Design Final_Project, start of the top module:
module Final_Project(reset,sw1,sw2,sw3,sw4,FPGA_clk,dot_row,dot0_col,dot1_col,
							out1, out2, out3, out4, out5, out6);
Size: ~3200 cells after synthesis, roughly 260 flip-flops, ~0.020 mm^2 of cells after synthesis.
Settings: LEC_CHECK=0, ABC_AREA=1, CAP_MARGIN=20, CORE_MARGIN=2, CORE_UTILIZATION=31, GPL_ROUTABILITY_DRIVEN=1, GPL_TIMING_DRIVEN=1, MIN_ROUTING_LAYER=met1, PLACE_DENSITY=0.51, SLEW_MARGIN=15, TNS_END_PERCENT=70; clock period 10.0 ns.
run.sh (not shown) runs the stock make flow with config.mk's settings and CLKGATE_MAP_FILE=.
Edit:
- ABC_AREA: 1 -> default
- CORE_UTILIZATION: 31 -> 40
- GPL_ROUTABILITY_DRIVEN: 1 -> default
- GPL_TIMING_DRIVEN: 1 -> default
- MIN_ROUTING_LAYER: met1 -> default
- PLACE_DENSITY: 0.51 -> default
- SLEW_MARGIN: 15 -> 20
- TNS_END_PERCENT: 70 -> default
- clock period: 10.0 -> 8.18 ns (I/O delays scaled with it)
=> Final cell count falls by 27%; non-clock buffer count rises by 9; total power rises by 15%; final area falls by 9.5%; count of clock-buffer cells in the layout rises by 2; via count falls by 15%; worst setup slack got worse by 2.1 ns.

Setup of exp/delta:
Final_Project again, from the RTL that the note above started with.
clock: 10.0 ns
lec_check: 0
cap_margin: 20
cell_pad_in_sites_global_placement: 2
core_margin: 2
core_utilization: 26
cts_cluster_size: 26
gpl_routability_driven: 1
gpl_timing_driven: 1
hold_slack_margin: -0.01
max_routing_layer: met5
min_routing_layer: met2
place_density: 0.66
setup_slack_margin: -0.77
slew_margin: 30
exp/delta: full flow OK, the timing, DRC and antenna checks passed
Relative to exp/delta, the following input files were edited for exp/quartz:
# exp/delta
export LEC_CHECK = 0
export CAP_MARGIN = 20
export CELL_PAD_IN_SITES_GLOBAL_PLACEMENT = 2
export CORE_MARGIN = 2
export CORE_UTILIZATION = 26
export CTS_CLUSTER_SIZE = 26
export GPL_ROUTABILITY_DRIVEN = 1
export GPL_TIMING_DRIVEN = 1
export HOLD_SLACK_MARGIN = -0.01
export MAX_ROUTING_LAYER = met5
export MIN_ROUTING_LAYER = met2
export PLACE_DENSITY = 0.66
export SETUP_SLACK_MARGIN = -0.77
export SLEW_MARGIN = 30
create_clock -name core_clock -period 10.0 [get_ports {FPGA_clk}]
# exp/quartz
export LEC_CHECK = 0
export ABC_AREA = 1
export CAP_MARGIN = 20
export CORE_MARGIN = 2
export CORE_UTILIZATION = 70
export SLEW_MARGIN = 20
create_clock -name core_clock -period 4.78 [get_ports {FPGA_clk}]
--- outcome ---
[exp/quartz] flow finished | final checks: failed | reasons: negative setup slack
Comparing exp/quartz and exp/delta, layout overhead on the synthesized area is higher on exp/delta.
exp/quartz — clock-cell share of area 0.96 points lower, exp/delta as reference
Relative to exp/delta, the area occupied by registers measured on exp/quartz has increased slightly.
Per the comparison of exp/quartz with exp/delta, depth of the CTS H-tree saw a decrease, cell area now larger, routing usage on met3 shrank by 27 points, hold slack rose by 0.0077 ns.
Routed wire in exp/quartz totals more than in exp/delta.
[exp/quartz] instance tally after logic synthesis rose 33% relative to exp/delta
Final sum of negative setup slack down 1.19 ns in exp/quartz wrt exp/delta
For exp/harbor, these inputs were changed with respect to exp/quartz:
# exp/quartz
export LEC_CHECK = 0
export ABC_AREA = 1
export CAP_MARGIN = 20
export CORE_MARGIN = 2
export CORE_UTILIZATION = 70
export SLEW_MARGIN = 20
create_clock -name core_clock -period 4.78 [get_ports {FPGA_clk}]
# exp/harbor
export LEC_CHECK = 0
export CAP_MARGIN = 20
export CORE_MARGIN = 2
export CORE_UTILIZATION = 40
export SLEW_MARGIN = 20
create_clock -name core_clock -period 10.0 [get_ports {FPGA_clk}]
==> results <==
exp/harbor reached the end of the flow, and the finished layout is clean on the timing, DRC and antenna checks.
Looking at area fraction in compound gates, exp/harbor sits 5.9 points higher than exp/quartz does.
Between exp/harbor and exp/quartz, it is exp/harbor whose global-route usage is lower, by 17 points.
exp/harbor vs. exp/quartz: met1 wire length went up by 1.4 mm.
exp/quartz reports its critical path endpoint as out5[0] while exp/harbor reports out4[6].
Between exp/quartz and exp/harbor, the cell count went down.
Inputs modified between exp/harbor and exp/nickel:
# exp/harbor
export LEC_CHECK = 0
export CAP_MARGIN = 20
export CORE_MARGIN = 2
export CORE_UTILIZATION = 40
export SLEW_MARGIN = 20
create_clock -name core_clock -period 10.0 [get_ports {FPGA_clk}]
# exp/nickel
export LEC_CHECK = 0
export CAP_MARGIN = 20
export CORE_MARGIN = 2
export CORE_UTILIZATION = 40
export SLEW_MARGIN = 20
create_clock -name core_clock -period 7.21 [get_ports {FPGA_clk}]
~same biggest cell delay along the critical path in exp/nickel and exp/harbor
Vertical die size delta (exp/nickel -> exp/harbor): insignificant
On exp/nickel: filler cell count in the final layout is 34 higher than what exp/harbor gave.
met4 as the highest metal layer with signal wires was reported by exp/harbor, and met5 by exp/nickel.
Wire length the detailed router placed on met1: exp/nickel vs exp/harbor — no meaningful difference
> inputs changed (exp/nickel -> exp/raven)
# exp/nickel
export LEC_CHECK = 0
export CAP_MARGIN = 20
export CORE_MARGIN = 2
export CORE_UTILIZATION = 40
export SLEW_MARGIN = 20
create_clock -name core_clock -period 7.21 [get_ports {FPGA_clk}]
# exp/raven
export LEC_CHECK = 0
export ABC_AREA = 1
export CAP_MARGIN = 20
export CORE_MARGIN = 2
export CORE_UTILIZATION = 72
export PLACE_DENSITY = 0.82
export SLEW_MARGIN = 20
create_clock -name core_clock -period 4.78 [get_ports {FPGA_clk}]
Results
Ran to the end and failed final checks on negative setup slack: exp/raven.
exp/raven ends up with a portion of netlist area occupied by mux cells that is 3.7 points lower than in exp/nickel.
Taking exp/raven over exp/nickel, the synthesized cell count ratio works out to 1.3.
From exp/nickel to exp/raven the numbers moved as follows: clock group total power grew by about 40%; routed wire length on met2 saw an increase.
exp/raven vs exp/nickel: synthesized area per cell down in exp/raven
The following lists how exp/willow was set up differently from exp/raven:
# exp/raven
export LEC_CHECK = 0
export ABC_AREA = 1
export CAP_MARGIN = 20
export CORE_MARGIN = 2
export CORE_UTILIZATION = 72
export PLACE_DENSITY = 0.82
export SLEW_MARGIN = 20
create_clock -name core_clock -period 4.78 [get_ports {FPGA_clk}]
# exp/willow
export LEC_CHECK = 0
export CAP_MARGIN = 20
export CORE_MARGIN = 2
export CORE_UTILIZATION = 72
export MAX_ROUTING_LAYER = met4
export PLACE_DENSITY = 0.67
export SETUP_SLACK_MARGIN = -0.6
export SLEW_MARGIN = 20
create_clock -name core_clock -period 8.15 [get_ports {FPGA_clk}]
Findings:
- Across exp/raven and exp/willow, a clean result was obtained everywhere but in exp/raven.
- | leakage dissipation | exp/willow vs exp/raven | 2.7 nW lower |
- Ratio of total power to cell area down about 36% in exp/willow wrt exp/raven
- Re first-pass GRT wire length: exp/willow and exp/raven aren't equal, and the higher value belongs to exp/raven.
- [exp/willow vs exp/raven] data arrival at the endpoint of the critical path: higher in exp/willow
- Between exp/willow and exp/raven, it is exp/willow whose final-layout clock-cell area share is higher, by 0.74 points.
- NOTE area of the die exp/raven->exp/willow decreased by a little under 10%
- Summary: final area, exp/willow better than exp/raven
Power is estimated from default activity; no workload was simulated.
